===== flow/config.mk =====
export PLATFORM = sky130hd
export DESIGN_NAME = DMAC
export DESIGN_NICKNAME = DMAC
export VERILOG_FILES = /design/flow/design.v
export SDC_FILE = /design/flow/constraint.sdc
export NUM_CORES = 4
export LEC_CHECK = 0
export CAP_MARGIN = 0
export CORE_MARGIN = 2
export CORE_UTILIZATION = 72
export CTS_CLUSTER_DIAMETER = 29
export CTS_CLUSTER_SIZE = 72
export PLACE_DENSITY_LB_ADDON = 0.0
export SETUP_SLACK_MARGIN = 1.37
export SLEW_MARGIN = 20
export TNS_END_PERCENT = 40

===== flow/constraint.sdc =====
create_clock -name core_clock -period 5.6 [get_ports {AXI_ACLK}]
set_input_delay 1.1200 -clock core_clock [delete_from_list [all_inputs] [get_ports {AXI_ACLK}]]
set_output_delay 1.1200 -clock core_clock [all_outputs]
set_load 0.01 [all_outputs]

===== flow/design.v =====
module axi_master_write #(
    parameter AXI_ID_WD   = 2,
    parameter AXI_DATA_WD = 32,
    parameter AXI_ADDR_WD = 32,
    parameter AXI_STRB_WD = 4
)(
    input                      M_AXI_ACLK,
    input                      M_AXI_ARESETN,    
    input                      w_cmd_valid,
    input  [AXI_ADDR_WD-1 : 0] w_cmd_addr,
    input  [AXI_ID_WD-1   : 0] w_cmd_id,
    input  [1 : 0]             w_cmd_burst,
    input  [2 : 0]             w_cmd_size,
    input  [AXI_ADDR_WD-1 : 0] w_cmd_len,
    output                     w_cmd_ready,
    output                     w_cmd_abort,
    output [AXI_ADDR_WD-1 : 0] M_AXI_AWADDR,
    output [AXI_ID_WD-1   : 0] M_AXI_AWID,
    output [1 : 0]             M_AXI_AWBURST,
    output [2 : 0]             M_AXI_AWSIZE,
    output [7 : 0]             M_AXI_AWLEN,
    output                     M_AXI_AWVALID,
    input                      M_AXI_AWREADY,
    output [AXI_DATA_WD-1 : 0] M_AXI_WDATA,
    output                     M_AXI_WLAST,
    output [AXI_STRB_WD-1 : 0] M_AXI_WSTRB,
    output                     M_AXI_WVALID,
    input                      M_AXI_WREADY,
    input  [AXI_ID_WD-1   : 0] M_AXI_BID,
    input  [1 : 0]             M_AXI_BRESP,
    input                      M_AXI_BVALID,
    output                     M_AXI_BREADY
);
localparam IW = AXI_ID_WD,
           DW = AXI_DATA_WD,
           AW = AXI_ADDR_WD,
           SW = AXI_STRB_WD;
localparam FIXED     = 2'b00,
           INCREMENT = 2'b01,
           WRAP      = 2'b10;
localparam ADDRLSB           = $clog2(DW) - 3;
localparam T_LGMAXBURST      = $clog2((4096 << 3) / DW);
localparam LGMAXBURST        = (T_LGMAXBURST < 8) ? T_LGMAXBURST : 8;
localparam LGMAX_FIXED_BURST = (T_LGMAXBURST < 4) ? T_LGMAXBURST : 4;
localparam AWT               = AW - ADDRLSB;
reg w_busy;
reg w_complete_combo;
reg pre_start;
reg start_burst_combo;
reg phantom_start;
reg [AW-1  : 0] awaddr;
reg [IW-1  : 0] awid;
reg [AWT-1 : 0] awlent;
reg [1 : 0]     awburst;
reg [2 : 0]     awsize;
reg aw_incr_burst;
reg aw_full_incr_burst;
reg aw_full_fixed_burst;
reg aw_needs_alignment;
reg            axi_awvalid;
reg [IW-1 : 0] axi_awid;
reg [AW-1 : 0] axi_awaddr;
reg [1 : 0]    axi_awburst;
reg [7 : 0]    axi_awlen;
reg [2 : 0]    axi_awsize;
reg [DW-1 : 0] axi_wdata;
reg [SW-1 : 0] axi_wstrb;
reg            axi_wlast;
reg            axi_wvalid;
reg            axi_bready;
reg [AWT-1 : 0] aw_requests_remaining;
reg [AWT-1 : 0] aw_next_remaining_combo;
reg aw_next_full_incr_burst_remaining_combo;
reg aw_none_incr_burst_remaining;
reg aw_none_incr_burst_remaining_combo;
reg aw_next_full_fixed_burst_remaining_combo;
reg aw_none_fixed_burst_remaining;
reg aw_none_fixed_burst_remaining_combo;
reg [LGMAXBURST-1 : 0] addr_align_combo;
reg [LGMAXBURST   : 0] initial_burst_len_combo;
reg [LGMAXBURST   : 0] wr_max_burst;
reg [LGMAXBURST   : 0] wr_beats_cnt;
reg axi_abort_pending;
wire w_fire     = w_cmd_valid   && w_cmd_ready;
wire awfire     = M_AXI_AWVALID && M_AXI_AWREADY;
wire wfire      = M_AXI_WVALID  && M_AXI_WREADY;
wire bfire      = M_AXI_BVALID  && M_AXI_BREADY;
wire last_wfire = M_AXI_WLAST   && wfire;
wire aw_pending = M_AXI_AWVALID && !M_AXI_AWREADY;
wire w_pending  = M_AXI_WVALID  && !M_AXI_WREADY;
always @(posedge M_AXI_ACLK) begin
    if (!M_AXI_ARESETN) begin
        w_busy <= 1'b0;
    end
    else if (w_fire) begin
        w_busy <= 1'b1;
    end
    else if (w_complete_combo) begin
        w_busy <= 1'b0;
    end
end
always @(posedge M_AXI_ACLK) begin
    if (!w_busy) begin
        pre_start <= 1'b1;
    end
    else begin
        pre_start <= 1'b0;
    end
end
always @(*) begin
    start_burst_combo = !(aw_incr_burst ? aw_none_incr_burst_remaining : aw_none_fixed_burst_remaining);
    if (!w_busy || axi_abort_pending) begin
        start_burst_combo = 1'b0;
    end
    if (axi_awvalid || pre_start) begin
        start_burst_combo = 1'b0;
    end
    if (M_AXI_WVALID && !(M_AXI_WLAST && M_AXI_WREADY)) begin
        start_burst_combo = 1'b0;
    end
end
always @(posedge M_AXI_ACLK) begin
    if (!w_busy) begin
        phantom_start <= 1'b0;
    end
    else begin
        phantom_start <= start_burst_combo;
    end
end
always @(posedge M_AXI_ACLK) begin
    if (!M_AXI_ARESETN) begin
        axi_awvalid <= 1'b0;
    end
    else if (!aw_pending) begin
        axi_awvalid <= start_burst_combo;
    end
end
always @(*) begin
    if (!w_busy) begin
        w_complete_combo = 1'b0;
    end
    else begin
        w_complete_combo = last_wfire && (aw_incr_burst ? aw_none_incr_burst_remaining : aw_none_fixed_burst_remaining);
        if (axi_abort_pending && !axi_wvalid && !axi_awvalid) begin
            w_complete_combo = 1'b1;
        end
    end
end
always @(posedge M_AXI_ACLK) begin
    if (!w_busy) begin
        axi_abort_pending <= 1'b0;
    end
    else if (bfire && M_AXI_BRESP[1]) begin
        axi_abort_pending <= 1'b1;
    end
end
always @(posedge M_AXI_ACLK) begin
    if (!M_AXI_ARESETN) begin
        awburst <= INCREMENT;
        awsize  <= 'b0;
        awlent  <= 'b0;
        awid    <= 'b0;
        awaddr  <= 'b0;
        aw_incr_burst       <= 1'b1;
        aw_full_incr_burst  <= 1'b0;
        aw_full_fixed_burst <= 1'b0; 
    end
    else if (!w_busy) begin 
        awburst <= w_cmd_burst;
        awsize  <= w_cmd_size;
        awlent  <= w_cmd_len[AW-1 : ADDRLSB];
        awid    <= w_cmd_id;
        awaddr  <= w_cmd_addr;
        aw_incr_burst       <= (w_cmd_burst == INCREMENT);
        aw_full_incr_burst  <= |w_cmd_len[AW-1 : (ADDRLSB+LGMAXBURST)];
        aw_full_fixed_burst <= |w_cmd_len[AW-1 : (ADDRLSB+LGMAX_FIXED_BURST)];
    end
end
always @(posedge M_AXI_ACLK) begin
    if (!aw_pending) begin
        axi_awburst <= awburst;
        axi_awid    <= awid;
        axi_awsize  <= awsize;
    end
end
wire [LGMAXBURST : 0] aw_align_sum = {1'b0, w_cmd_addr[(ADDRLSB+LGMAXBURST-1) : ADDRLSB]} + {1'b0, w_cmd_len[(ADDRLSB+LGMAXBURST-1) : ADDRLSB]};
always @(posedge M_AXI_ACLK) begin
    if (!w_busy) begin
        aw_needs_alignment <= 1'b0;
        if (|w_cmd_addr[(ADDRLSB+LGMAXBURST-1) : ADDRLSB]) begin
            if (|w_cmd_len[AW-1 : (LGMAXBURST+ADDRLSB)]) begin
                aw_needs_alignment <= 1'b1;
            end
            else if (aw_align_sum[LGMAXBURST]) begin
                aw_needs_alignment <= 1'b1;
            end
        end
    end
end
always @(*) begin
    addr_align_combo        = 1'b1 + (~awaddr[(ADDRLSB+LGMAXBURST-1) : ADDRLSB]);
    initial_burst_len_combo = (1 << LGMAXBURST);
    if (!aw_incr_burst) begin
        initial_burst_len_combo = (1 << LGMAX_FIXED_BURST);
        if (!aw_full_fixed_burst) begin
            initial_burst_len_combo = {1'b0, awlent[LGMAXBURST-1 : 0]};
        end
    end
    else if (aw_needs_alignment) begin
        initial_burst_len_combo = {1'b0, addr_align_combo};
    end
    else if (!aw_full_incr_burst) begin
        initial_burst_len_combo = {1'b0, awlent[LGMAXBURST-1 : 0]};
    end
end
always @(posedge M_AXI_ACLK) begin
    if (pre_start) begin
        wr_max_burst <= initial_burst_len_combo;
    end
    else if (phantom_start) begin
        if (aw_incr_burst) begin
            if (!aw_next_full_incr_burst_remaining_combo) begin
                wr_max_burst <= {1'b0, aw_next_remaining_combo[7 : 0]};
            end
            else begin
                wr_max_burst <= (1 << LGMAXBURST);
            end
        end
        else begin
            if (!aw_next_full_fixed_burst_remaining_combo) begin
                wr_max_burst <= {4'b0, aw_next_remaining_combo[3 : 0]};
            end
            else begin
                wr_max_burst <= (1 << LGMAX_FIXED_BURST);
            end
        end
    end
end
always @(posedge M_AXI_ACLK) begin
    if (!aw_pending) begin
        axi_awlen <= wr_max_burst - 1'b1;
    end
end
always @(posedge M_AXI_ACLK) begin
    if (pre_start) begin
        aw_requests_remaining         <= awlent;
        aw_none_incr_burst_remaining  <= 1'b0;
        aw_none_fixed_burst_remaining <= 1'b0;
    end
    else if (phantom_start) begin
        aw_requests_remaining         <= aw_next_remaining_combo;
        aw_none_incr_burst_remaining  <= aw_none_incr_burst_remaining_combo;
        aw_none_fixed_burst_remaining <= aw_none_fixed_burst_remaining_combo;
    end
    else if (axi_abort_pending) begin
        aw_requests_remaining         <= 'b0;
        aw_none_incr_burst_remaining  <= 1'b1;
        aw_none_fixed_burst_remaining <= 1'b1;
    end
end
always @(*) begin
    aw_next_remaining_combo                  = aw_requests_remaining - ({(LGMAXBURST+1){phantom_start}} & wr_max_burst);
    aw_next_full_incr_burst_remaining_combo  = |aw_next_remaining_combo[AWT-1 : LGMAXBURST];
    aw_next_full_fixed_burst_remaining_combo = |aw_next_remaining_combo[AWT-1 : LGMAX_FIXED_BURST];
    aw_none_incr_burst_remaining_combo       = !aw_next_full_incr_burst_remaining_combo && !(|aw_next_remaining_combo[LGMAXBURST-1 : 0]);
    aw_none_fixed_burst_remaining_combo      = !aw_next_full_fixed_burst_remaining_combo && !(|aw_next_remaining_combo[LGMAX_FIXED_BURST-1 : 0]);
end
always @(posedge M_AXI_ACLK) begin
    if (!w_busy) begin
        axi_awaddr <= w_cmd_addr;
    end
    else if (awfire) begin
        axi_awaddr[ADDRLSB-1 : 0] <= 'b0;
        if (aw_incr_burst) begin
            axi_awaddr[AW-1 : ADDRLSB] <=axi_awaddr[AW-1 : ADDRLSB] + axi_awlen + 1'b1;
        end
    end
end
always @(posedge M_AXI_ACLK) begin
    if (!M_AXI_ARESETN) begin
        axi_wvalid <= 1'b0;
    end
    else if (!w_pending) begin
        if (last_wfire) begin
            axi_wvalid <= 1'b0;
        end
        if (start_burst_combo) begin
            axi_wvalid <= 1'b1;
        end
    end
end
always @(posedge M_AXI_ACLK) begin
    if (!M_AXI_ARESETN) begin
        wr_beats_cnt  <= 'b0;
    end
    else begin
        case ({phantom_start,  wfire})
            2'b00: begin end
            2'b01: begin
                wr_beats_cnt  <= wr_beats_cnt - 1'b1;
            end
            2'b10: begin
                wr_beats_cnt  <= wr_beats_cnt + wr_max_burst;
            end
            2'b11: begin
                wr_beats_cnt  <= wr_beats_cnt + M_AXI_AWLEN;
            end
        endcase
    end
end
always @(posedge M_AXI_ACLK) begin
    if (!M_AXI_ARESETN) begin
        axi_wdata <= 'b0;
    end
    else if (wfire) begin
        axi_wdata <= axi_wdata + 1'b1;
        if (M_AXI_WLAST) begin
            axi_wdata <= 'b0;
        end
    end
end
always @(posedge M_AXI_ACLK) begin
    if (!w_busy) begin
        axi_wlast <= (awlent == 'b1);
    end
    else if (!w_pending) begin
        if (start_burst_combo) begin
            axi_wlast <= (wr_max_burst == 'b1);
        end
        else if (phantom_start) begin
            axi_wlast <= (M_AXI_AWLEN == 'b1);
        end
        else begin
            axi_wlast <= (wr_beats_cnt == 2);
        end
    end
end
always @(posedge M_AXI_ACLK) begin
    if (!w_pending) begin
        axi_wstrb <= axi_abort_pending ? 'b0 : {SW{1'b1}};
    end
end 
always @(posedge M_AXI_ACLK) begin
    if (!M_AXI_ARESETN) begin
        axi_bready <= 1'b0;
    end 
    else if (last_wfire) begin
        axi_bready <= 1'b1;
    end
    else if (bfire) begin
        axi_bready <= 1'b0;
    end
end
assign w_cmd_ready   = !w_busy && !axi_abort_pending;
assign w_cmd_abort   = axi_abort_pending;
assign M_AXI_AWVALID = axi_awvalid;
assign M_AXI_AWADDR  = axi_awaddr;
assign M_AXI_AWID    = axi_awid;
assign M_AXI_AWBURST = axi_awburst;
assign M_AXI_AWSIZE  = axi_awsize;
assign M_AXI_AWLEN   = axi_awlen;
assign M_AXI_WVALID  = axi_wvalid;
assign M_AXI_WDATA   = axi_wdata;
assign M_AXI_WSTRB   = axi_wstrb;
assign M_AXI_WLAST   = axi_wlast;
assign M_AXI_BREADY  = axi_bready;
endmodule
module axi_master_read #(
    parameter AXI_ID_WD   = 2,
    parameter AXI_DATA_WD = 32,
    parameter AXI_ADDR_WD = 32,
    parameter AXI_STRB_WD = 4
)(
    input                      M_AXI_ACLK,
    input                      M_AXI_ARESETN,    
    input                      r_cmd_valid,
    input  [AXI_ADDR_WD-1 : 0] r_cmd_addr,
    input  [AXI_ID_WD-1   : 0] r_cmd_id,
    input  [1 : 0]             r_cmd_burst,
    input  [2 : 0]             r_cmd_size,
    input  [AXI_ADDR_WD-1 : 0] r_cmd_len,
    output                     r_cmd_ready,
    output                     r_cmd_abort,
    output [AXI_ADDR_WD-1 : 0] M_AXI_ARADDR,
    output [AXI_ID_WD-1   : 0] M_AXI_ARID,
    output [1 : 0]             M_AXI_ARBURST,
    output [2 : 0]             M_AXI_ARSIZE,
    output [7 : 0]             M_AXI_ARLEN,
    output                     M_AXI_ARVALID,
    input                      M_AXI_ARREADY,
    input  [AXI_DATA_WD-1 : 0] M_AXI_RDATA,
    input                      M_AXI_RLAST,
    input  [AXI_ID_WD-1   : 0] M_AXI_RID,
    input  [1 : 0]             M_AXI_RRESP,
    input                      M_AXI_RVALID,
    output                     M_AXI_RREADY
);
localparam IW = AXI_ID_WD,
           DW = AXI_DATA_WD,
           AW = AXI_ADDR_WD,
           SW = AXI_STRB_WD;
localparam FIXED     = 2'b00,
           INCREMENT = 2'b01,
           WRAP      = 2'b10;
localparam ADDRLSB           = $clog2(DW) - 3;
localparam T_LGMAXBURST      = $clog2((4096 << 3) / DW);
localparam LGMAXBURST        = (T_LGMAXBURST < 8) ? T_LGMAXBURST : 8;
localparam LGMAX_FIXED_BURST = (T_LGMAXBURST < 4) ? T_LGMAXBURST : 4;
localparam AWT               = AW - ADDRLSB;
reg r_busy;
reg r_complete_combo;
reg pre_start;
reg start_burst_combo;
reg phantom_start;
reg [AW-1  : 0] araddr;
reg [IW-1  : 0] arid;
reg [AWT-1 : 0] arlent;
reg [1 : 0]     arburst;
reg [2 : 0]     arsize;
reg ar_incr_burst;
reg ar_full_incr_burst;
reg ar_full_fixed_burst;
reg ar_needs_alignment;
reg            axi_arvalid;
reg [IW-1 : 0] axi_arid;
reg [AW-1 : 0] axi_araddr;
reg [1 : 0]    axi_arburst;
reg [7 : 0]    axi_arlen;
reg [2 : 0]    axi_arsize;
reg            axi_rready;
reg [AWT-1 : 0] ar_requests_remaining;
reg [AWT-1 : 0] ar_next_remaining_combo;
reg ar_next_full_incr_burst_remaining_combo;
reg ar_none_incr_burst_remaining;
reg ar_none_incr_burst_remaining_combo;
reg ar_next_full_fixed_burst_remaining_combo;
reg ar_none_fixed_burst_remaining;
reg ar_none_fixed_burst_remaining_combo;
reg [LGMAXBURST-1 : 0] addr_align_combo;
reg [LGMAXBURST   : 0] initial_burst_len_combo;
reg [LGMAXBURST   : 0] rd_max_burst;
reg [9 : 0] ar_burst_outstanding;
reg         ar_last_outstanding;
reg axi_abort_pending;
wire r_fire     = r_cmd_valid   && r_cmd_ready;
wire arfire     = M_AXI_ARVALID && M_AXI_ARREADY;
wire rfire      = M_AXI_RVALID  && M_AXI_RREADY;
wire last_rfire = M_AXI_RLAST   && rfire;
wire ar_pending = M_AXI_ARVALID && !M_AXI_ARREADY;
always @(posedge M_AXI_ACLK) begin
    if (!M_AXI_ARESETN) begin
        r_busy <= 1'b0;
    end
    else if (r_fire) begin
        r_busy <= 1'b1;
    end
    else if (r_complete_combo) begin
        r_busy <= 1'b0;
    end
end
always @(posedge M_AXI_ACLK) begin
    if (!r_busy) begin
        pre_start <= 1'b1;
    end
    else begin
        pre_start <= 1'b0;
    end
end
always @(*) begin
    start_burst_combo = !(ar_incr_burst ? ar_none_incr_burst_remaining : ar_none_fixed_burst_remaining);
    if (!r_busy || axi_abort_pending) begin
        start_burst_combo = 1'b0;
    end
    if (axi_arvalid || pre_start) begin
        start_burst_combo = 1'b0;
    end
end
always @(posedge M_AXI_ACLK) begin
    if (!r_busy) begin
        phantom_start <= 1'b0;
    end
    else begin
        phantom_start <= start_burst_combo;
    end
end
always @(posedge M_AXI_ACLK) begin
    if (!M_AXI_ARESETN) begin
        axi_arvalid <= 1'b0;
    end
    else if (!ar_pending) begin
        axi_arvalid <= start_burst_combo;
    end
end
always @(*) begin
    if (!r_busy) begin
        r_complete_combo = 1'b0;
    end
    else begin
        r_complete_combo = !pre_start && !phantom_start
                        && (ar_incr_burst ? ar_none_incr_burst_remaining : ar_none_fixed_burst_remaining)
                        && ((ar_burst_outstanding == 'b0) || (last_rfire && ar_last_outstanding));
    end
end
always @(posedge M_AXI_ACLK) begin
    if (!M_AXI_ARESETN) begin
        ar_burst_outstanding <= 'b0;
        ar_last_outstanding  <= 1'b0;
    end
    else begin
        if (phantom_start && !last_rfire) begin
            ar_burst_outstanding <= ar_burst_outstanding + 1'b1;
            ar_last_outstanding  <= (ar_burst_outstanding == 1'b0);
        end
        if (last_rfire && !phantom_start) begin
            ar_burst_outstanding <= ar_burst_outstanding - 1'b1;
            ar_last_outstanding  <= (ar_burst_outstanding == 'd2);
        end
    end
end
always @(posedge M_AXI_ACLK) begin
    if (!r_busy) begin
        axi_abort_pending <= 1'b0;
    end
    else if (rfire && M_AXI_RRESP[1]) begin
        axi_abort_pending <= 1'b1;
    end
end
always @(posedge M_AXI_ACLK) begin
    if (!M_AXI_ARESETN) begin
        arburst <= INCREMENT;
        arsize  <= 'b0;
        arlent  <= 'b0;
        arid    <= 'b0;
        araddr  <= 'b0;
        ar_incr_burst       <= 1'b1;
        ar_full_incr_burst  <= 1'b0;
        ar_full_fixed_burst <= 1'b0; 
    end
    else if (!r_busy) begin 
        arburst <= r_cmd_burst;
        arsize  <= r_cmd_size;
        arlent  <= r_cmd_len[AW-1 : ADDRLSB];
        arid    <= r_cmd_id;
        araddr  <= r_cmd_addr;
        ar_incr_burst       <= (r_cmd_burst == INCREMENT);
        ar_full_incr_burst  <= |r_cmd_len[AW-1 : (ADDRLSB+LGMAXBURST)];
        ar_full_fixed_burst <= |r_cmd_len[AW-1 : (ADDRLSB+LGMAX_FIXED_BURST)];
    end
end
always @(posedge M_AXI_ACLK) begin
    if (!ar_pending) begin
        axi_arburst <= arburst;
        axi_arid    <= arid;
        axi_arsize  <= arsize;
    end
end
wire [LGMAXBURST : 0] ar_align_sum = {1'b0, r_cmd_addr[(ADDRLSB+LGMAXBURST-1) : ADDRLSB]} + {1'b0, r_cmd_len[(ADDRLSB+LGMAXBURST-1) : ADDRLSB]};
always @(posedge M_AXI_ACLK) begin
    if (!r_busy) begin
        ar_needs_alignment <= 1'b0;
        if (|r_cmd_addr[(ADDRLSB+LGMAXBURST-1) : ADDRLSB]) begin
            if (|r_cmd_len[AW-1 : (LGMAXBURST+ADDRLSB)]) begin
                ar_needs_alignment <= 1'b1;
            end
            else if (ar_align_sum[LGMAXBURST]) begin
                ar_needs_alignment <= 1'b1;
            end
        end
    end
end
always @(*) begin
    addr_align_combo        = 1'b1 + (~araddr[(ADDRLSB+LGMAXBURST-1) : ADDRLSB]);
    initial_burst_len_combo = (1 << LGMAXBURST);
    if (!ar_incr_burst) begin
        initial_burst_len_combo = (1 << LGMAX_FIXED_BURST);
        if (!ar_full_fixed_burst) begin
            initial_burst_len_combo = {1'b0, arlent[LGMAXBURST-1 : 0]};
        end
    end
    else if (ar_needs_alignment) begin
        initial_burst_len_combo = {1'b0, addr_align_combo};
    end
    else if (!ar_full_incr_burst) begin
        initial_burst_len_combo = {1'b0, arlent[LGMAXBURST-1 : 0]};
    end
end
always @(posedge M_AXI_ACLK) begin
    if (pre_start) begin
        rd_max_burst <= initial_burst_len_combo;
    end
    else if (phantom_start) begin
        if (ar_incr_burst) begin
            if (!ar_next_full_incr_burst_remaining_combo) begin
                rd_max_burst <= {1'b0, ar_next_remaining_combo[7 : 0]};
            end
            else begin
                rd_max_burst <= (1 << LGMAXBURST);
            end
        end
        else begin
            if (!ar_next_full_fixed_burst_remaining_combo) begin
                rd_max_burst <= {4'b0, ar_next_remaining_combo[3 : 0]};
            end
            else begin
                rd_max_burst <= (1 << LGMAX_FIXED_BURST);
            end
        end
    end
end
always @(posedge M_AXI_ACLK) begin
    if (!ar_pending) begin
        axi_arlen <= rd_max_burst - 1'b1;
    end
end
always @(posedge M_AXI_ACLK) begin
    if (pre_start) begin
        ar_requests_remaining         <= arlent;
        ar_none_incr_burst_remaining  <= 1'b0;
        ar_none_fixed_burst_remaining <= 1'b0;
    end
    else if (phantom_start) begin
        ar_requests_remaining         <= ar_next_remaining_combo;
        ar_none_incr_burst_remaining  <= ar_none_incr_burst_remaining_combo;
        ar_none_fixed_burst_remaining <= ar_none_fixed_burst_remaining_combo;
    end
    else if (axi_abort_pending) begin
        ar_requests_remaining         <= 'b0;
        ar_none_incr_burst_remaining  <= 1'b1;
        ar_none_fixed_burst_remaining <= 1'b1;
    end
end
always @(*) begin
    ar_next_remaining_combo                  = ar_requests_remaining - ({(LGMAXBURST+1){phantom_start}} & rd_max_burst);
    ar_next_full_incr_burst_remaining_combo  = |ar_next_remaining_combo[AWT-1 : LGMAXBURST];
    ar_next_full_fixed_burst_remaining_combo = |ar_next_remaining_combo[AWT-1 : LGMAX_FIXED_BURST];
    ar_none_incr_burst_remaining_combo       = !ar_next_full_incr_burst_remaining_combo && !(|ar_next_remaining_combo[LGMAXBURST-1 : 0]);
    ar_none_fixed_burst_remaining_combo      = !ar_next_full_fixed_burst_remaining_combo && !(|ar_next_remaining_combo[LGMAX_FIXED_BURST-1 : 0]);
end
always @(posedge M_AXI_ACLK) begin
    if (!r_busy) begin
        axi_araddr <= r_cmd_addr;
    end
    else if (arfire) begin
        axi_araddr[ADDRLSB-1 : 0] <= 'b0;
        if (ar_incr_burst) begin
            axi_araddr[AW-1 : ADDRLSB] <=axi_araddr[AW-1 : ADDRLSB] + axi_arlen + 1'b1;
        end
    end
end
always @(posedge M_AXI_ACLK) begin
    if (!M_AXI_ARESETN) begin
        axi_rready <= 1'b0;
    end 
    else if (arfire) begin
        axi_rready <= 1'b1;
    end
    else if (r_complete_combo) begin
        axi_rready <= 1'b0;
    end
end
assign r_cmd_ready   = !r_busy && !axi_abort_pending;
assign r_cmd_abort   = axi_abort_pending;
assign M_AXI_ARVALID = axi_arvalid;
assign M_AXI_ARADDR  = axi_araddr;
assign M_AXI_ARID    = axi_arid;
assign M_AXI_ARBURST = axi_arburst;
assign M_AXI_ARSIZE  = axi_arsize;
assign M_AXI_ARLEN   = axi_arlen;
assign M_AXI_RREADY  = axi_rready;
endmodule
module DMAC #(
    parameter AXI_ID_WD   = 2,
    parameter AXI_DATA_WD = 32,
    parameter AXI_ADDR_WD = 32,
    parameter AXI_STRB_WD = 4
)(
    input                      AXI_ACLK,
    input                      AXI_ARESETN,    
    input                      cmd_valid,
    input  [AXI_ADDR_WD-1 : 0] cmd_addr,
    input  [AXI_ID_WD-1   : 0] cmd_id,
    input  [1 : 0]             cmd_burst,
    input  [2 : 0]             cmd_size,
    input  [AXI_ADDR_WD-1 : 0] cmd_len,
    output                     cmd_ready,
    output                     cmd_abort,
    output [AXI_ADDR_WD-1 : 0] AXI_AWADDR,
    output [AXI_ID_WD-1   : 0] AXI_AWID,
    output [1 : 0]             AXI_AWBURST,
    output [2 : 0]             AXI_AWSIZE,
    output [7 : 0]             AXI_AWLEN,
    output                     AXI_AWVALID,
    input                      AXI_AWREADY,
    output [AXI_DATA_WD-1 : 0] AXI_WDATA,
    output [AXI_STRB_WD-1 : 0] AXI_WSTRB,
    output                     AXI_WLAST,
    output                     AXI_WVALID,
    input                      AXI_WREADY,
    input  [AXI_ID_WD-1   : 0] AXI_BID,
    input  [1 : 0]             AXI_BRESP,
    input                      AXI_BVALID,
    output                     AXI_BREADY,
    output [AXI_ADDR_WD-1 : 0] AXI_ARADDR,
    output [AXI_ID_WD-1   : 0] AXI_ARID,
    output [1 : 0]             AXI_ARBURST,
    output [2 : 0]             AXI_ARSIZE,
    output [7 : 0]             AXI_ARLEN,
    output                     AXI_ARVALID,
    input                      AXI_ARREADY,
    input  [AXI_DATA_WD-1 : 0] AXI_RDATA,
    input                      AXI_RLAST,
    input  [AXI_ID_WD-1   : 0] AXI_RID,
    input  [1 : 0]             AXI_RRESP,
    input                      AXI_RVALID,
    output                     AXI_RREADY
);
wire w_cmd_ready, r_cmd_ready;
wire w_cmd_abort, r_cmd_abort;
assign cmd_ready = w_cmd_ready && r_cmd_ready;
assign cmd_abort = w_cmd_abort || r_cmd_abort;
wire cmd_valid_both = cmd_valid && cmd_ready;
axi_master_write #(
    .AXI_ID_WD(AXI_ID_WD),
    .AXI_DATA_WD(AXI_DATA_WD),
    .AXI_ADDR_WD(AXI_ADDR_WD),
    .AXI_STRB_WD(AXI_STRB_WD)
) axi_master_write(
    .M_AXI_ACLK(AXI_ACLK),
    .M_AXI_ARESETN(AXI_ARESETN),    
    .w_cmd_valid(cmd_valid_both),
    .w_cmd_addr(cmd_addr),
    .w_cmd_id(cmd_id),
    .w_cmd_burst(cmd_burst),
    .w_cmd_size(cmd_size),
    .w_cmd_len(cmd_len),
    .w_cmd_ready(w_cmd_ready),
    .w_cmd_abort(w_cmd_abort),
    .M_AXI_AWADDR(AXI_AWADDR),
    .M_AXI_AWID(AXI_AWID),
    .M_AXI_AWBURST(AXI_AWBURST),
    .M_AXI_AWSIZE(AXI_AWSIZE),
    .M_AXI_AWLEN(AXI_AWLEN),
    .M_AXI_AWVALID(AXI_AWVALID),
    .M_AXI_AWREADY(AXI_AWREADY),
    .M_AXI_WDATA(AXI_WDATA),
    .M_AXI_WLAST(AXI_WLAST),
    .M_AXI_WSTRB(AXI_WSTRB),
    .M_AXI_WVALID(AXI_WVALID),
    .M_AXI_WREADY(AXI_WREADY),
    .M_AXI_BID(AXI_BID),
    .M_AXI_BRESP(AXI_BRESP),
    .M_AXI_BVALID(AXI_BVALID),
    .M_AXI_BREADY(AXI_BREADY)
);
axi_master_read #(
    .AXI_ID_WD(AXI_ID_WD),
    .AXI_DATA_WD(AXI_DATA_WD),
    .AXI_ADDR_WD(AXI_ADDR_WD),
    .AXI_STRB_WD(AXI_STRB_WD)
) axi_master_read(
    .M_AXI_ACLK(AXI_ACLK),
    .M_AXI_ARESETN(AXI_ARESETN),    
    .r_cmd_valid(cmd_valid_both),
    .r_cmd_addr(cmd_addr),
    .r_cmd_id(cmd_id),
    .r_cmd_burst(cmd_burst),
    .r_cmd_size(cmd_size),
    .r_cmd_len(cmd_len),
    .r_cmd_ready(r_cmd_ready),
    .r_cmd_abort(r_cmd_abort),
    .M_AXI_ARADDR(AXI_ARADDR),
    .M_AXI_ARID(AXI_ARID),
    .M_AXI_ARBURST(AXI_ARBURST),
    .M_AXI_ARSIZE(AXI_ARSIZE),
    .M_AXI_ARLEN(AXI_ARLEN),
    .M_AXI_ARVALID(AXI_ARVALID),
    .M_AXI_ARREADY(AXI_ARREADY),
    .M_AXI_RDATA(AXI_RDATA),
    .M_AXI_RLAST(AXI_RLAST),
    .M_AXI_RVALID(AXI_RVALID),
    .M_AXI_RREADY(AXI_RREADY),
    .M_AXI_RID(AXI_RID),
    .M_AXI_RRESP(AXI_RRESP)
);
endmodule

===== flow/run.sh =====
#!/bin/bash
# the make line also repeats each setting of config.mk as NAME=value (left out here)
make -C /OpenROAD-flow-scripts/flow DESIGN_CONFIG=/design/flow/config.mk WORK_HOME=/design/flow/orfs CLKGATE_MAP_FILE= finish

==> results of run 1 <==
[routing by layer]
metal	routed length [um]	track usage
met5	0	0
met4	4480	0.227
met3	7890	0.104
met2	28700	0.742
met1	20400	0.513
[layout make-up]
cell class                      instances  area (um2)
Multi-Input combinational cell       1388        9080
Sequential cell                       341        8600
Timing Repair Buffer                  230        2260
Clock buffer                           92        1990
Fill cell                             936        1990
Tap cell                              330         413
Clock inverter                         38         393
Inverter                               61         229
Antenna cell                            3        7.51
[repair_timing]
| item | in CTS | in global routing |
|---|---|---|
| gates resized | 1 | 5 |
| endpoints found under the setup margin | 2 | 20 |
| buffers inserted | 0 | 1 |
| pin swaps | 0 | 1 |
[stage by stage]
| step | power, mW | hold WS [ps] | instances | area [um2] |
|---|---|---|---|---|
| 6_report | 9.90 | 432 | 2483 | 23000 |
| 5_1_grt | 10.1 | 439 | 2482 | 23000 |
| 4_1_cts | 9.69 | 431 | 2479 | 22900 |
| 3_5_place_dp | 5.44 | 416 | 2349 | 20500 |
| 3_3_place_gp | 5.33 | 412 | 2349 | 20500 |
| 2_1_floorplan | 4.64 | 408 | 1865 | 18200 |
==> flow report, run 1 <==
LOGIC SYNTHESIS
-------------------------------------------------------------------------------------------------
Proportion of netlist area held by the largest area contributor                             0.291
Syn. warnings                                                                                   2
Sequential area share after synthesis                                                       0.473
Post-synth tally of flip-flops with integrated enable                                         176
Ys async rst share                                                                              0
Adder and majority cell fraction of the synthesized area                                   0.0507
Area fraction in mux cells                                                                 0.0505
Primary FF master, synth                                                                 edfxtp_1
Main area contributors                                                               edfxtp_1 29%, dfxtp_1 18%, mux2i_1 4.7%, ha_1 4.4%, nand2_1 4.3%
Flop and latch count out of synthesis                                                         341
Fraction of the mapped netlist area in simple logic gates                                   0.196
Largest family of logic cells by area                                                simple AND/OR/NAND/NOR gates
Cell count in the Yosys report                                                               1865
Most popular library cell in the synthesized design by count                              nand2_1
Total cell area reported by yosys after synthesis                                       18200 um2
Largest area contributor in the netlist                                                  edfxtp_1
Number of distinct library cell variants in the gate-level netlist after synthesis             71
Yosys xor share                                                                            0.0805
Aoi share                                                                                   0.121
Cell types with the highest counts after synthesis                                   207 x nand2_1, 176 x edfxtp_1, 165 x dfxtp_1
Post-synthesis instance total                                                                1865
Floorplan Nets                                                                               2055
Average cell area after synthesis                                                        9.74 um2
Post-synth design cell area                                                             18200 um2

WORST SETUP PATH
-------------------------------------------------------------------------------------------------
Worst path cell trace                                                                clkdlybuf4s50_1 > and2_1 > o211ai_1 > ha_1 > fa_1 > a21o_1 > a21oi_1 > nor2b_1 > o21a_1 > o41ai_4 > a211oi_1 > a311oi_1 > xnor2_1 > and2_1
Crit. path cell count                                                                          14
Startpoint type of the worst setup path                                                 input pin
Startpoint of the worst setup timing path                                              AXI_WREADY
Launching point of the worst reg2reg path                                            axi_master_read.phantom_start$_SDFF_PN0_
Cell count of the worst reg-to-reg path                                                        13
Worst path max stage delay                                                                 620 ps
Family with the most delay on the worst path                                         AND-OR/OR-AND gates
Arrival time of the worst setup path                                                      4610 ps
Critical path capture point type                                                         register
Crit Path Class                                                                      input pin to register
Number of buffers and inverters on the critical path                                            1
Cell repeated most along the worst path                                                    and2_1
Slack of the worst reg-to-reg path                                                        1530 ps
Last element of the critical path                                                    axi_master_write.wr_beats_cnt[8]$_SDFFE_PN0P_
Slowest stage cell on the critical path                                              clkdlybuf4s50_1
Largest fanout on the critical path                                                             5
Crit Reg-Reg Endpoint                                                                axi_master_read.rd_max_burst[4]$_DFFE_PN_
Crit path required time                                                                   6050 ps

FINAL TIMING
-------------------------------------------------------------------------------------------------
Transition time at the pin with the least slew margin                                     1080 ps
Highest clock rate                                                                        241 MHz
Number of setup violations in the final report                                                  0
Unrepaired setup endpoints after global routing                                               yes
Shortest clock period the worst path allows after layout                                  4160 ps
Clock Skews                                                                               27.9 ps
Pins over their slew limit                                                                      0
Sum of negative setup slack                                                                  0 ps
Number of hold violations in the final report                                                   0
Share of the clock period used by the worst path after layout                               0.742
Smallest setup slack after layout                                                         1440 ps
Worst-case headroom to the max-slew limit                                                   0.278

PLACE
-------------------------------------------------------------------------------------------------
Placement-stage worst setup slack                                                          966 ps
RD Place Congestion                                                                         0.955
Estimated wirelength of the detail-placed design                                         34800 um
IO buf count                                                                                  217

POWER
-------------------------------------------------------------------------------------------------
Flop+latch power                                                                          3.41 mW
Net Switching                                                                             3.22 mW
Combinational share of power                                                                0.234
Cell internal power dissipation                                                           6.67 mW
Share of total power in sequential cells                                                    0.344
Switching fraction of total power                                                           0.326
Total combinational power                                                                 2.31 mW
Largest voltage drop on the vdd net                                                      0.369 mV
Portion of total power attributed to the clock network                                      0.422
Max power group                                                                      the clock network
Total power density per cell area                                                      431 nW/um2
Leakage power                                                                             8.83 nW
P_clk                                                                                     4.18 mW

GLOBAL ROUTING
-------------------------------------------------------------------------------------------------
Vias in the first global route                                                              16600
Wire length of the first global-routing pass                                             90000 um
Global route overflow                                                                           0
Antenna violations before repair                                                                2
Total routing usage reported by global routing                                              0.435
Largest net degree at the start of global routing                                              75

DETAILED ROUTING
-------------------------------------------------------------------------------------------------
Post-Route WL                                                                            61500 um
Average wire length per cell after detail routing                                         24.8 um
Detailed-route via count                                                                    17300
Number of iterations in the first detailed-routing pass                                         9
Routed via count divided by cell count                                                       6.96
Total DRC errors in the routed layout                                                           0
Starting DRC count in detailed routing                                                       2785
Number of nets with antenna violations after routing                                            0

WORST HOLD PATH
-------------------------------------------------------------------------------------------------
Startpoint of the worst hold path                                                    axi_master_write.awid[1]$_SDFFE_PN0N_
Worst Hold Path Cells                                                                           0
Endpoint, Worst Hold                                                                 axi_master_write.axi_awid[1]$_DFFE_PN_
Type of the worst min-delay path                                                     register to register

CLOCKING
-------------------------------------------------------------------------------------------------
CTS Hold Buffers Added                                                                          0
Total clock buffers created by CTS                                                             71
Clock tree from TritonCTS                                                                   built
Number of buffers on the longest clock path                                                     3
Buffer type at the clock tree root                                                      clkbuf_16
Clock slew at reported path FFs                                                             50 ps
Number of clock sinks                                                                         341
Worst skew pair latency                                                                    580 ps
Number of levels the H-tree was split into                                                      3

FINAL LAYOUT
-------------------------------------------------------------------------------------------------
Final-stage net count                                                                        2283
Post-route core utilization                                                                 0.920
Area growth from synthesis to final layout                                                  26.5%

FLOORPLANNING
-------------------------------------------------------------------------------------------------
Width of the chip                                                                          163 um
Vertical die dimension                                                                     163 um
Placeable core region                                                                   25000 um2
FP Rows                                                                                        58
Floorplan core density                                                                      0.727
Total die size                                                                          26500 um2
Number of ports placed on the die boundary                                                    258

FLOW RUN
-------------------------------------------------------------------------------------------------
Reported max-cap violation count                                                                0
Total number of warnings across the stage logs                                                 68

RUN STATUS
-------------------------------------------------------------------------------------------------
Status                                                                               finished clean

==> inputs of run 2 (changes only) <==
ABC_AREA = 0   (was default)
CAP_MARGIN = 5   (was 0)
CELL_PAD_IN_SITES_DETAIL_PLACEMENT = 1   (was default)
CELL_PAD_IN_SITES_GLOBAL_PLACEMENT = 1   (was default)
CORE_MARGIN = 10   (was 2)
CORE_UTILIZATION = 26   (was 72)
CTS_CLUSTER_DIAMETER = 116   (was 29)
CTS_CLUSTER_SIZE = 58   (was 72)
GPL_ROUTABILITY_DRIVEN = 1   (was default)
GPL_TIMING_DRIVEN = 0   (was default)
HOLD_SLACK_MARGIN = -0.06   (was default)
MAX_ROUTING_LAYER = met4   (was default)
MIN_ROUTING_LAYER = met1   (was default)
PLACE_DENSITY = 0.41   (was default)
PLACE_DENSITY_LB_ADDON = default   (was 0.0)
SETUP_SLACK_MARGIN = default   (was 1.37)
TNS_END_PERCENT = 100   (was 40)
clock period = 3.66 ns   (was 5.6 ns; I/O delays follow)
==> flow report, run 2 <==
GLOBAL ROUTING
-------------------------------------------------------------------------------------------------
Wire length of the first global-routing pass                                            104000 um
Global route overflow                                                                           0
Largest net degree at the start of global routing                                              30
Total routing usage reported by global routing                                              0.171
Vias in the first global route                                                              15600
Antenna violations before repair                                                                9

WORST SETUP PATH
-------------------------------------------------------------------------------------------------
Startpoint of the worst setup timing path                                            axi_master_write.phantom_start$_SDFF_PN0_
Worst path cell trace                                                                nand2_2 > ha_2 > or3_4 > or4b_4 > nor4_4 > o211ai_1 > xor2_1 > o2111ai_2 > a2111oi_4 > buf_6 > buf_12 > o22ai_1 > and2_1
Worst path max stage delay                                                                 590 ps
Family with the most delay on the worst path                                         simple AND/OR/NAND/NOR gates
Crit Reg-Reg Endpoint                                                                axi_master_write.wr_max_burst[8]$_DFFE_PP_
Slowest stage cell on the critical path                                                    or4b_4
Crit. path cell count                                                                          13
Cell count of the worst reg-to-reg path                                                        13
Number of buffers and inverters on the critical path                                            2
Crit path required time                                                                   3990 ps
Arrival time of the worst setup path                                                      3870 ps
Last element of the critical path                                                    axi_master_write.wr_max_burst[8]$_DFFE_PP_
Largest fanout on the critical path                                                             5
Startpoint type of the worst setup path                                                  register
Critical path capture point type                                                         register
Slack of the worst reg-to-reg path                                                         120 ps
Crit Path Class                                                                      register to register
Launching point of the worst reg2reg path                                            axi_master_write.phantom_start$_SDFF_PN0_

FLOORPLANNING
-------------------------------------------------------------------------------------------------
Vertical die dimension                                                                     284 um
Width of the chip                                                                          284 um
Placeable core region                                                                   68900 um2
FP Rows                                                                                        96
Number of ports placed on the die boundary                                                    258
Floorplan core density                                                                      0.263
Total die size                                                                          80800 um2

FLOW RUN
-------------------------------------------------------------------------------------------------
Reported max-cap violation count                                                                0
Total number of warnings across the stage logs                                                 69

DETAILED ROUTING
-------------------------------------------------------------------------------------------------
Detailed-route wire length on metal 1                                                    33500 um
Number of iterations in the first detailed-routing pass                                         4
Detailed-route via count                                                                    14700
Total DRC errors in the routed layout                                                           0
Starting DRC count in detailed routing                                                        577
Routed wire length on met2                                                               32700 um
Routed via count divided by cell count                                                       4.80
Amount of wire on met3 after detailed routing                                             2580 um
Top layer used by detailed routing                                                           met4
Post-Route WL                                                                            69700 um
Number of nets with antenna violations after routing                                            0
Average wire length per cell after detail routing                                         22.7 um

PLACE
-------------------------------------------------------------------------------------------------
Estimated wirelength of the detail-placed design                                         54600 um
IO buf count                                                                                  216
Placed standard-cell area                                                               21600 um2
RD Place Congestion                                                                         0.811
Placement-stage worst setup slack                                                        -1710 ps

FINAL TIMING
-------------------------------------------------------------------------------------------------
Transition time at the pin with the least slew margin                                     1070 ps
Smallest setup slack after layout                                                          120 ps
Unrepaired setup endpoints after global routing                                               yes
Pins over their slew limit                                                                      0
Highest clock rate                                                                        282 MHz
Share of the clock period used by the worst path after layout                               0.967
Worst-case headroom to the max-slew limit                                                   0.287
Number of hold violations in the final report                                                   0
Number of setup violations in the final report                                                  0
Clock Skews                                                                               22.5 ps
Shortest clock period the worst path allows after layout                                  3540 ps
Sum of negative setup slack                                                                  0 ps

LOGIC SYNTHESIS
-------------------------------------------------------------------------------------------------
Adder and majority cell fraction of the synthesized area                                   0.0507
Aoi share                                                                                   0.121
Fraction of the mapped netlist area in simple logic gates                                   0.196
Area fraction in mux cells                                                                 0.0505
Largest area contributor in the netlist                                                  edfxtp_1
Most popular library cell in the synthesized design by count                              nand2_1
Main area contributors                                                               edfxtp_1 29%, dfxtp_1 18%, mux2i_1 4.7%, ha_1 4.4%, nand2_1 4.3%
Sequential area share after synthesis                                                       0.473
Floorplan Nets                                                                               2055
Ys async rst share                                                                              0
Total cell area reported by yosys after synthesis                                       18200 um2
Primary FF master, synth                                                                 edfxtp_1
Post-synth design cell area                                                             18200 um2
Largest family of logic cells by area                                                simple AND/OR/NAND/NOR gates
Syn. warnings                                                                                   2
Flop and latch count out of synthesis                                                         341
Cell count in the Yosys report                                                               1865
Cell types with the highest counts after synthesis                                   207 x nand2_1, 176 x edfxtp_1, 165 x dfxtp_1
Average cell area after synthesis                                                        9.74 um2
Post-synth tally of flip-flops with integrated enable                                         176
Proportion of netlist area held by the largest area contributor                             0.291
Number of distinct library cell variants in the gate-level netlist after synthesis             71
Post-synthesis instance total                                                                1865
Yosys xor share                                                                            0.0805

FINAL LAYOUT
-------------------------------------------------------------------------------------------------
Area growth from synthesis to final layout                                                  25.3%
Non-Filler Cell Area, Final                                                             22700 um2
Flip-flop and latch area                                                                 8600 um2
Logic area                                                                               9370 um2
Total of fill cells in the finished design                                                   7838
Final-stage net count                                                                        2312

POWER
-------------------------------------------------------------------------------------------------
Total combinational power                                                                 3.58 mW
Cell internal power dissipation                                                           7.30 mW
P_clk                                                                                     2.69 mW
Flop+latch power                                                                          5.13 mW
Portion of total power attributed to the clock network                                      0.236
Largest voltage drop on the vdd net                                                      0.245 mV
Combinational share of power                                                                0.314
Share of total power in sequential cells                                                    0.450
Max power group                                                                      sequential cells
Net Switching                                                                             4.11 mW
Switching fraction of total power                                                           0.360
Total power density per cell area                                                      501 nW/um2
Leakage power                                                                             8.19 nW

RUN STATUS
-------------------------------------------------------------------------------------------------
Status                                                                               finished clean

CLOCKING
-------------------------------------------------------------------------------------------------
Number of levels the H-tree was split into                                                      1
Number of buffers on the longest clock path                                                     3
Clock tree from TritonCTS                                                                   built
Buffer type at the clock tree root                                                      clkbuf_16
Number of clock sinks                                                                         341
CTS Hold Buffers Added                                                                          0
Worst skew pair latency                                                                    570 ps
Clock slew at reported path FFs                                                            120 ps
Total clock buffers created by CTS                                                             19

WORST HOLD PATH
-------------------------------------------------------------------------------------------------
Startpoint of the worst hold path                                                    axi_master_write.awsize[0]$_SDFFE_PN0N_
Endpoint, Worst Hold                                                                 axi_master_write.axi_awsize[0]$_DFFE_PN_
Worst Hold Path Cells                                                                           0
Type of the worst min-delay path                                                     register to register

[run 2: per-stage QoR]
step	cells	total power, mW	hold WS [ps]	utilization
3_3_place_gp	3012	8.64	414	0.312
6_report	3074	11.4	443	0.330
2_1_floorplan	1865	7.10	408	-
3_5_place_dp	3017	8.70	419	0.314
4_1_cts	3062	11.6	447	0.327
5_1_grt	3072	12.1	463	0.330
[run 2: per-layer routing]
metal | vias to the layer above | track usage
met4 | 0 | 0.0245
met3 | 43 | 0.0267
met1 | 7324 | 0.224
met2 | 230 | 0.281
met5 | - | -
li1 | 7143 | -
[run 2: cell type report]
| cell class | count | area share |
|---|---|---|
| multi-input cells | 1388 | 0.412 |
| flip-flops and latches | 341 | 0.378 |
| repair buffers | 238 | 0.105 |
| well taps | 931 | 0.0512 |
| clock buffers | 19 | 0.0209 |
| plain buffers | 73 | 0.0138 |
| inverters | 61 | 0.0104 |
| clock inverters | 14 | 0.00743 |
| diodes | 9 | 0.000990 |
[run 2: what timing repair did]
item                       CTS  global route
gates resized               38            41
setup buffers               14             3
pin swaps                    9            16
setup endpoints to repair   45            37
==> inputs of run 3 (changes only) <==
ABC_AREA = 1   (was 0)
CAP_MARGIN = 0   (was 5)
CELL_PAD_IN_SITES_DETAIL_PLACEMENT = default   (was 1)
CELL_PAD_IN_SITES_GLOBAL_PLACEMENT = default   (was 1)
CORE_MARGIN = 2   (was 10)
CORE_UTILIZATION = 70   (was 26)
CTS_CLUSTER_DIAMETER = 30   (was 116)
GPL_ROUTABILITY_DRIVEN = default   (was 1)
GPL_TIMING_DRIVEN = default   (was 0)
HOLD_SLACK_MARGIN = 0.29   (was -0.06)
MAX_ROUTING_LAYER = met5   (was met4)
PLACE_DENSITY = default   (was 0.41)
PLACE_DENSITY_LB_ADDON = 0.28   (was default)
SETUP_SLACK_MARGIN = 0.62   (was default)
TNS_END_PERCENT = 80   (was 100)
clock period = 2.75 ns   (was 3.66 ns; I/O delays follow)
==> flow report, run 3 <==
LOGIC SYNTHESIS
-------------------------------------------------------------------------------------------------
Ys async rst share                                                                              0
Adder and majority cell fraction of the synthesized area                                   0.0455
Post-synth tally of flip-flops with integrated enable                                         176
Largest area contributor in the netlist                                                  edfxtp_1
Floorplan Nets                                                                               2921
Largest family of logic cells by area                                                simple AND/OR/NAND/NOR gates
Main area contributors                                                               edfxtp_1 26%, dfxtp_1 16%, nand2_1 12%, nor2_1 6.4%, inv_1 6.4%
Total cell area reported by yosys after synthesis                                       20200 um2
Most popular library cell in the synthesized design by count                              nand2_1
Yosys xor share                                                                            0.0303
Syn. warnings                                                                                   2
Post-synth design cell area                                                             20200 um2
Average cell area after synthesis                                                        7.41 um2
Cell count in the Yosys report                                                               2731
Aoi share                                                                                   0.132
Cell types with the highest counts after synthesis                                   637 x nand2_1, 346 x nor2_1, 344 x inv_1
Sequential area share after synthesis                                                       0.424
Number of distinct library cell variants in the gate-level netlist after synthesis             57
Fraction of the mapped netlist area in simple logic gates                                   0.285
Primary FF master, synth                                                                 edfxtp_1
Area fraction in mux cells                                                               0.000989
Flop and latch count out of synthesis                                                         341
Post-synthesis instance total                                                                2731
Proportion of netlist area held by the largest area contributor                             0.261

FLOORPLANNING
-------------------------------------------------------------------------------------------------
Vertical die dimension                                                                     174 um
FP Rows                                                                                        62
Placeable core region                                                                   28600 um2
Number of ports placed on the die boundary                                                    258
Floorplan core density                                                                      0.707
Width of the chip                                                                          174 um
Total die size                                                                          30300 um2

PLACE
-------------------------------------------------------------------------------------------------
IO buf count                                                                                  217
Placed Cells                                                                                 3410
Placed standard-cell area                                                               24200 um2
Estimated wirelength of the detail-placed design                                         48000 um
RD Place Congestion                                                                          1.04

RUN STATUS
-------------------------------------------------------------------------------------------------
Stage reached                                                                             4_1_cts
Stop Error                                                                           [ERROR DPL-0038] Utilization greater than 100%, impossible to legalize
Status                                                                               aborted with a tool error

## run 3: per-stage QoR
stage,setup slack [ps],power (mW),hold WS (ps),util,TNS [ps]
3_5_place_dp,-519,13.0,416,0.846,-4480
3_3_place_gp,-327,12.7,413,0.846,-1210
2_1_floorplan,119,10.5,409,-,0
==> inputs of run 4 (changes only) <==
ABC_AREA = default   (was 1)
CAP_MARGIN = 20   (was 0)
CORE_UTILIZATION = 40   (was 70)
CTS_CLUSTER_DIAMETER = default   (was 30)
CTS_CLUSTER_SIZE = default   (was 58)
HOLD_SLACK_MARGIN = default   (was 0.29)
MAX_ROUTING_LAYER = default   (was met5)
MIN_ROUTING_LAYER = default   (was met1)
PLACE_DENSITY_LB_ADDON = default   (was 0.28)
SETUP_SLACK_MARGIN = default   (was 0.62)
TNS_END_PERCENT = default   (was 80)
clock period = 6.5 ns   (was 2.75 ns; I/O delays follow)
==> flow report, run 4 <==
POWER
-------------------------------------------------------------------------------------------------
Total combinational power                                                                 1.78 mW
Total power density per cell area                                                      311 nW/um2
Cell internal power dissipation                                                           4.72 mW
Flop+latch power                                                                          2.89 mW
Max power group                                                                      sequential cells
Share of total power in sequential cells                                                    0.420
Portion of total power attributed to the clock network                                      0.321
Combinational share of power                                                                0.258
Leakage power                                                                             8.24 nW
Net Switching                                                                             2.17 mW
Largest voltage drop on the vdd net                                                      0.169 mV
Switching fraction of total power                                                           0.315
P_clk                                                                                     2.21 mW

LOGIC SYNTHESIS
-------------------------------------------------------------------------------------------------
Post-synth design cell area                                                             18200 um2
Post-synthesis instance total                                                                1865
Syn. warnings                                                                                   2
Largest family of logic cells by area                                                simple AND/OR/NAND/NOR gates
Main area contributors                                                               edfxtp_1 29%, dfxtp_1 18%, mux2i_1 4.7%, ha_1 4.4%, nand2_1 4.3%
Proportion of netlist area held by the largest area contributor                             0.291
Number of distinct library cell variants in the gate-level netlist after synthesis             71
Adder and majority cell fraction of the synthesized area                                   0.0507
Ys async rst share                                                                              0
Primary FF master, synth                                                                 edfxtp_1
Yosys xor share                                                                            0.0805
Sequential area share after synthesis                                                       0.473
Fraction of the mapped netlist area in simple logic gates                                   0.196
Aoi share                                                                                   0.121
Area fraction in mux cells                                                                 0.0505
Most popular library cell in the synthesized design by count                              nand2_1
Cell count in the Yosys report                                                               1865
Post-synth tally of flip-flops with integrated enable                                         176
Total cell area reported by yosys after synthesis                                       18200 um2
Floorplan Nets                                                                               2055
Flop and latch count out of synthesis                                                         341
Cell types with the highest counts after synthesis                                   207 x nand2_1, 176 x edfxtp_1, 165 x dfxtp_1
Average cell area after synthesis                                                        9.74 um2
Largest area contributor in the netlist                                                  edfxtp_1

FLOORPLANNING
-------------------------------------------------------------------------------------------------
Placeable core region                                                                   45100 um2
Vertical die dimension                                                                     217 um
FP Rows                                                                                        78
Floorplan core density                                                                      0.403
Total die size                                                                          47100 um2
Number of ports placed on the die boundary                                                    258
Width of the chip                                                                          217 um

FINAL TIMING
-------------------------------------------------------------------------------------------------
Highest clock rate                                                                        216 MHz
Shortest clock period the worst path allows after layout                                  4620 ps
Transition time at the pin with the least slew margin                                     1200 ps
Smallest setup slack after layout                                                         1880 ps
Clock Skews                                                                               29.1 ps
Number of hold violations in the final report                                                   0
Share of the clock period used by the worst path after layout                               0.711
Pins over their slew limit                                                                      0
Sum of negative setup slack                                                                  0 ps
Worst-case headroom to the max-slew limit                                                   0.193
Number of setup violations in the final report                                                  0
Unrepaired setup endpoints after global routing                                                no

WORST SETUP PATH
-------------------------------------------------------------------------------------------------
Startpoint of the worst setup timing path                                              AXI_WREADY
Slowest stage cell on the critical path                                                    and2_1
Startpoint type of the worst setup path                                                 input pin
Slack of the worst reg-to-reg path                                                        1910 ps
Crit. path cell count                                                                          14
Worst path cell trace                                                                clkdlybuf4s50_1 > and2_1 > o211ai_1 > ha_1 > fa_1 > a21o_1 > a21oi_1 > nor2b_1 > o21a_1 > o41ai_1 > a211oi_1 > a311oi_1 > xnor2_1 > and2_1
Cell count of the worst reg-to-reg path                                                        13
Crit Reg-Reg Endpoint                                                                axi_master_write.wr_max_burst[0]$_DFFE_PP_
Cell repeated most along the worst path                                                    and2_1
Number of buffers and inverters on the critical path                                            1
Crit Path Class                                                                      input pin to register
Largest fanout on the critical path                                                            22
Arrival time of the worst setup path                                                      5070 ps
Critical path capture point type                                                         register
Worst path max stage delay                                                                 610 ps
Crit path required time                                                                   6950 ps
Launching point of the worst reg2reg path                                            axi_master_write.phantom_start$_SDFF_PN0_
Family with the most delay on the worst path                                         AND-OR/OR-AND gates
Last element of the critical path                                                    axi_master_write.wr_beats_cnt[8]$_SDFFE_PN0P_

FLOW RUN
-------------------------------------------------------------------------------------------------
Reported max-cap violation count                                                                0
Total number of warnings across the stage logs                                                 67

CLOCKING
-------------------------------------------------------------------------------------------------
Worst skew pair latency                                                                    560 ps
Number of levels the H-tree was split into                                                      2
Post-CTS setup buffer count                                                                     0
Number of clock sinks                                                                         341
Total clock buffers created by CTS                                                             39
Number of buffers on the longest clock path                                                     3
CTS Hold Buffers Added                                                                          0
Number of resized instances in the post-cts repair step                                         0
Buffer type at the clock tree root                                                      clkbuf_16
Clock slew at reported path FFs                                                             60 ps
Clock tree from TritonCTS                                                                   built

DETAILED ROUTING
-------------------------------------------------------------------------------------------------
Number of iterations in the first detailed-routing pass                                         7
Detailed-route via count                                                                    14500
Starting DRC count in detailed routing                                                       1283
Average wire length per cell after detail routing                                         19.2 um
Number of nets with antenna violations after routing                                            0
Routed via count divided by cell count                                                       5.41
Total DRC errors in the routed layout                                                           0
Post-Route WL                                                                            51500 um

PLACE
-------------------------------------------------------------------------------------------------
Placement-stage worst setup slack                                                         1310 ps
RD Place Congestion                                                                         0.870
IO buf count                                                                                  217
Estimated wirelength of the detail-placed design                                         37100 um

GLOBAL ROUTING
-------------------------------------------------------------------------------------------------
Global route overflow                                                                           0
Wire length of the first global-routing pass                                             80000 um
Antenna violations before repair                                                                4
Largest net degree at the start of global routing                                              81
Total routing usage reported by global routing                                              0.216
Vias in the first global route                                                              14100

WORST HOLD PATH
-------------------------------------------------------------------------------------------------
Startpoint of the worst hold path                                                    axi_master_write.awsize[0]$_SDFFE_PN0N_
Endpoint, Worst Hold                                                                 axi_master_write.axi_awsize[0]$_DFFE_PN_
Type of the worst min-delay path                                                     register to register
Worst Hold Path Cells                                                                           0

FINAL LAYOUT
-------------------------------------------------------------------------------------------------
Final-stage net count                                                                        2246
Area growth from synthesis to final layout                                                  21.9%

RUN STATUS
-------------------------------------------------------------------------------------------------
Status                                                                               finished clean

-- run 4: final cells by class --
class                      count  area (um2)
clock buffer                  59        1190
tap                          600         751
antenna                        1        2.50
multi-input combinational   1388        9060
fill                        4245       23000
clock inverter                10        78.8
timing repair buffer         225        2230
inverter                      61         229
sequential                   341        8600
-- run 4: metal layers --
metal  up-vias  global-route usage  share of wire
li1       7025                   -              -
met1      6961               0.287           0.45
met2       443               0.352           0.46
met3        91              0.0449          0.060
met4         6              0.0701          0.030
met5         -                   0        0.00087
-- run 4: per-stage QoR --
step	std cells	power, mW	instance area [um2]	util	hold WS [ps]
after global routing	2684	7.24	22100	0.491	444
after floorplan	1865	3.99	18200	-	408
after global placement	2615	4.67	20900	0.463	412
final	2685	6.88	22100	0.491	432
after detailed placement	2615	4.70	20900	0.463	420
after CTS	2684	6.93	22100	0.491	434
==> inputs of run 5 (changes only) <==
CELL_PAD_IN_SITES_DETAIL_PLACEMENT = 2   (was default)
CELL_PAD_IN_SITES_GLOBAL_PLACEMENT = 3   (was default)
CORE_MARGIN = 7   (was 2)
CORE_UTILIZATION = 32   (was 40)
CTS_CLUSTER_SIZE = 88   (was default)
HOLD_SLACK_MARGIN = 0.16   (was default)
MAX_ROUTING_LAYER = met5   (was default)
PLACE_DENSITY_LB_ADDON = 0.08   (was default)
SETUP_SLACK_MARGIN = 0.34   (was default)
clock period = 5.05 ns   (was 6.5 ns; I/O delays follow)
==> flow report, run 5 <==
FINAL TIMING
-------------------------------------------------------------------------------------------------
Number of setup violations in the final report                                                  0
Clock Skews                                                                               14.9 ps
Smallest setup slack after layout                                                          709 ps
Worst-case hold slack                                                                      432 ps
Worst-case headroom to the max-slew limit                                                   0.284
Pins over their slew limit                                                                      0
Highest clock rate                                                                        230 MHz
Transition time at the pin with the least slew margin                                     1070 ps
Unrepaired setup endpoints after global routing                                                no
Number of hold violations in the final report                                                   0
Sum of negative setup slack                                                                  0 ps
Shortest clock period the worst path allows after layout                                  4340 ps
Share of the clock period used by the worst path after layout                               0.860

LOGIC SYNTHESIS
-------------------------------------------------------------------------------------------------
Cell types with the highest counts after synthesis                                   207 x nand2_1, 176 x edfxtp_1, 165 x dfxtp_1
Proportion of netlist area held by the largest area contributor                             0.291
Yosys xor share                                                                            0.0805
Syn. warnings                                                                                   2
Area fraction in mux cells                                                                 0.0505
Main area contributors                                                               edfxtp_1 29%, dfxtp_1 18%, mux2i_1 4.7%, ha_1 4.4%, nand2_1 4.3%
Adder and majority cell fraction of the synthesized area                                   0.0507
Flop and latch count out of synthesis                                                         341
Average cell area after synthesis                                                        9.74 um2
Cell count in the Yosys report                                                               1865
Post-synth design cell area                                                             18200 um2
Total cell area reported by yosys after synthesis                                       18200 um2
Post-synthesis instance total                                                                1865
Sequential area share after synthesis                                                       0.473
Largest family of logic cells by area                                                simple AND/OR/NAND/NOR gates
Fraction of the mapped netlist area in simple logic gates                                   0.196
Aoi share                                                                                   0.121
Largest area contributor in the netlist                                                  edfxtp_1
Number of distinct library cell variants in the gate-level netlist after synthesis             71
Primary FF master, synth                                                                 edfxtp_1
Most popular library cell in the synthesized design by count                              nand2_1
Post-synth tally of flip-flops with integrated enable                                         176
Ys async rst share                                                                              0
Floorplan Nets                                                                               2055

FINAL LAYOUT
-------------------------------------------------------------------------------------------------
Flip-flop and latch area                                                                 8600 um2
Area growth from synthesis to final layout                                                  24.7%
Post-route core utilization                                                                 0.402
Final-stage net count                                                                        2261
Total of fill cells in the finished design                                                   6079
Logic area                                                                               9060 um2

FLOORPLANNING
-------------------------------------------------------------------------------------------------
Width of the chip                                                                          252 um
Vertical die dimension                                                                     252 um
Number of ports placed on the die boundary                                                    258
Total die size                                                                          63600 um2
Placeable core region                                                                   56300 um2
FP Rows                                                                                        87
Floorplan core density                                                                      0.323

PLACE
-------------------------------------------------------------------------------------------------
RD Place Congestion                                                                         0.839
Placement-stage worst setup slack                                                          378 ps
Estimated wirelength of the detail-placed design                                         47200 um
IO buf count                                                                                  217

POWER
-------------------------------------------------------------------------------------------------
Leakage power                                                                             8.40 nW
Portion of total power attributed to the clock network                                      0.347
Share of total power in sequential cells                                                    0.397
Max power group                                                                      sequential cells
Total power density per cell area                                                      415 nW/um2
Flop+latch power                                                                          3.73 mW
Largest voltage drop on the vdd net                                                      0.212 mV
Cell internal power dissipation                                                           6.40 mW
Combinational share of power                                                                0.255
P_clk                                                                                     3.26 mW
Total combinational power                                                                 2.40 mW
Net Switching                                                                             2.99 mW
Switching fraction of total power                                                           0.319

CLOCKING
-------------------------------------------------------------------------------------------------
Number of resized instances in the post-cts repair step                                         0
Number of levels the H-tree was split into                                                      2
Number of clock sinks                                                                         341
Number of buffers on the longest clock path                                                     3
Total clock buffers created by CTS                                                             44
Clock slew at reported path FFs                                                             60 ps
CTS Hold Buffers Added                                                                          0
Post-CTS setup buffer count                                                                     0
Worst skew pair latency                                                                    570 ps
Clock tree from TritonCTS                                                                   built
Buffer type at the clock tree root                                                      clkbuf_16

DETAILED ROUTING
-------------------------------------------------------------------------------------------------
Average wire length per cell after detail routing                                         21.9 um
Routed via count divided by cell count                                                       5.17
Number of iterations in the first detailed-routing pass                                         4
Total DRC errors in the routed layout                                                           0
Starting DRC count in detailed routing                                                        581
Post-Route WL                                                                            62800 um
Detailed-route via count                                                                    14800
Number of nets with antenna violations after routing                                            0

GLOBAL ROUTING
-------------------------------------------------------------------------------------------------
Largest net degree at the start of global routing                                              88
Wire length of the first global-routing pass                                             97100 um
Total routing usage reported by global routing                                              0.193
Vias in the first global route                                                              16300
Global route overflow                                                                           0
Antenna violations before repair                                                                6

WORST SETUP PATH
-------------------------------------------------------------------------------------------------
Startpoint type of the worst setup path                                                  register
Launching point of the worst reg2reg path                                            axi_master_write.phantom_start$_SDFF_PN0_
Number of buffers and inverters on the critical path                                            0
Crit. path cell count                                                                          11
Arrival time of the worst setup path                                                      4750 ps
Startpoint of the worst setup timing path                                            axi_master_write.phantom_start$_SDFF_PN0_
Crit Reg-Reg Endpoint                                                                axi_master_write.wr_max_burst[2]$_DFFE_PP_
Worst path max stage delay                                                                 720 ps
Last element of the critical path                                                    axi_master_write.wr_max_burst[2]$_DFFE_PP_
Slack of the worst reg-to-reg path                                                         710 ps
Crit Path Class                                                                      register to register
Family with the most delay on the worst path                                         AND-OR/OR-AND gates
Cell count of the worst reg-to-reg path                                                        11
Critical path capture point type                                                         register
Worst path cell trace                                                                nand2_1 > ha_1 > o211ai_1 > a21oi_1 > o211ai_1 > o21ai_1 > nor2_1 > or3_1 > a2111oi_4 > o211ai_2 > o22ai_1
Slowest stage cell on the critical path                                                   o21ai_1
Cell repeated most along the worst path                                                  o211ai_1
Largest fanout on the critical path                                                            12
Crit path required time                                                                   5450 ps

WORST HOLD PATH
-------------------------------------------------------------------------------------------------
Endpoint, Worst Hold                                                                 axi_master_read.axi_arsize[1]$_DFFE_PN_
Worst Hold Path Cells                                                                           0
Startpoint of the worst hold path                                                    axi_master_read.arsize[1]$_SDFFE_PN0N_
Type of the worst min-delay path                                                     register to register

FLOW RUN
-------------------------------------------------------------------------------------------------
Reported max-cap violation count                                                                0
Total number of warnings across the stage logs                                                 67

RUN STATUS
-------------------------------------------------------------------------------------------------
Status                                                                               finished clean

[run 5: layout make-up]
cell class,count,area share
Inverter,61,0.0101
Antenna cell,1,0.000111
Clock inverter,22,0.0108
Tap cell,756,0.0418
Clock buffer,58,0.0550
Multi-Input combinational cell,1388,0.400
Timing Repair Buffer,235,0.103
Sequential cell,341,0.380
[run 5: stage by stage]
stage / power (mW) / std cells / cell area [um2]
after CTS: 9.55 / 2861 / 22600
after global routing: 9.89 / 2861 / 22600
after floorplan: 5.14 / 1865 / 18200
after global placement: 6.13 / 2780 / 21100
final: 9.39 / 2862 / 22600
after detailed placement: 6.22 / 2781 / 21200
[run 5: layer usage]
metal  GRT usage  vias up  routed length, um
met1       0.239     7373              27700
li1            -     7052                  -
met5           0        -                 55
met2       0.336      269              30500
met3      0.0413       86               3010
met4      0.0568       10               1550
Power figures rest on the tool's default switching activity, not on a simulated workload.
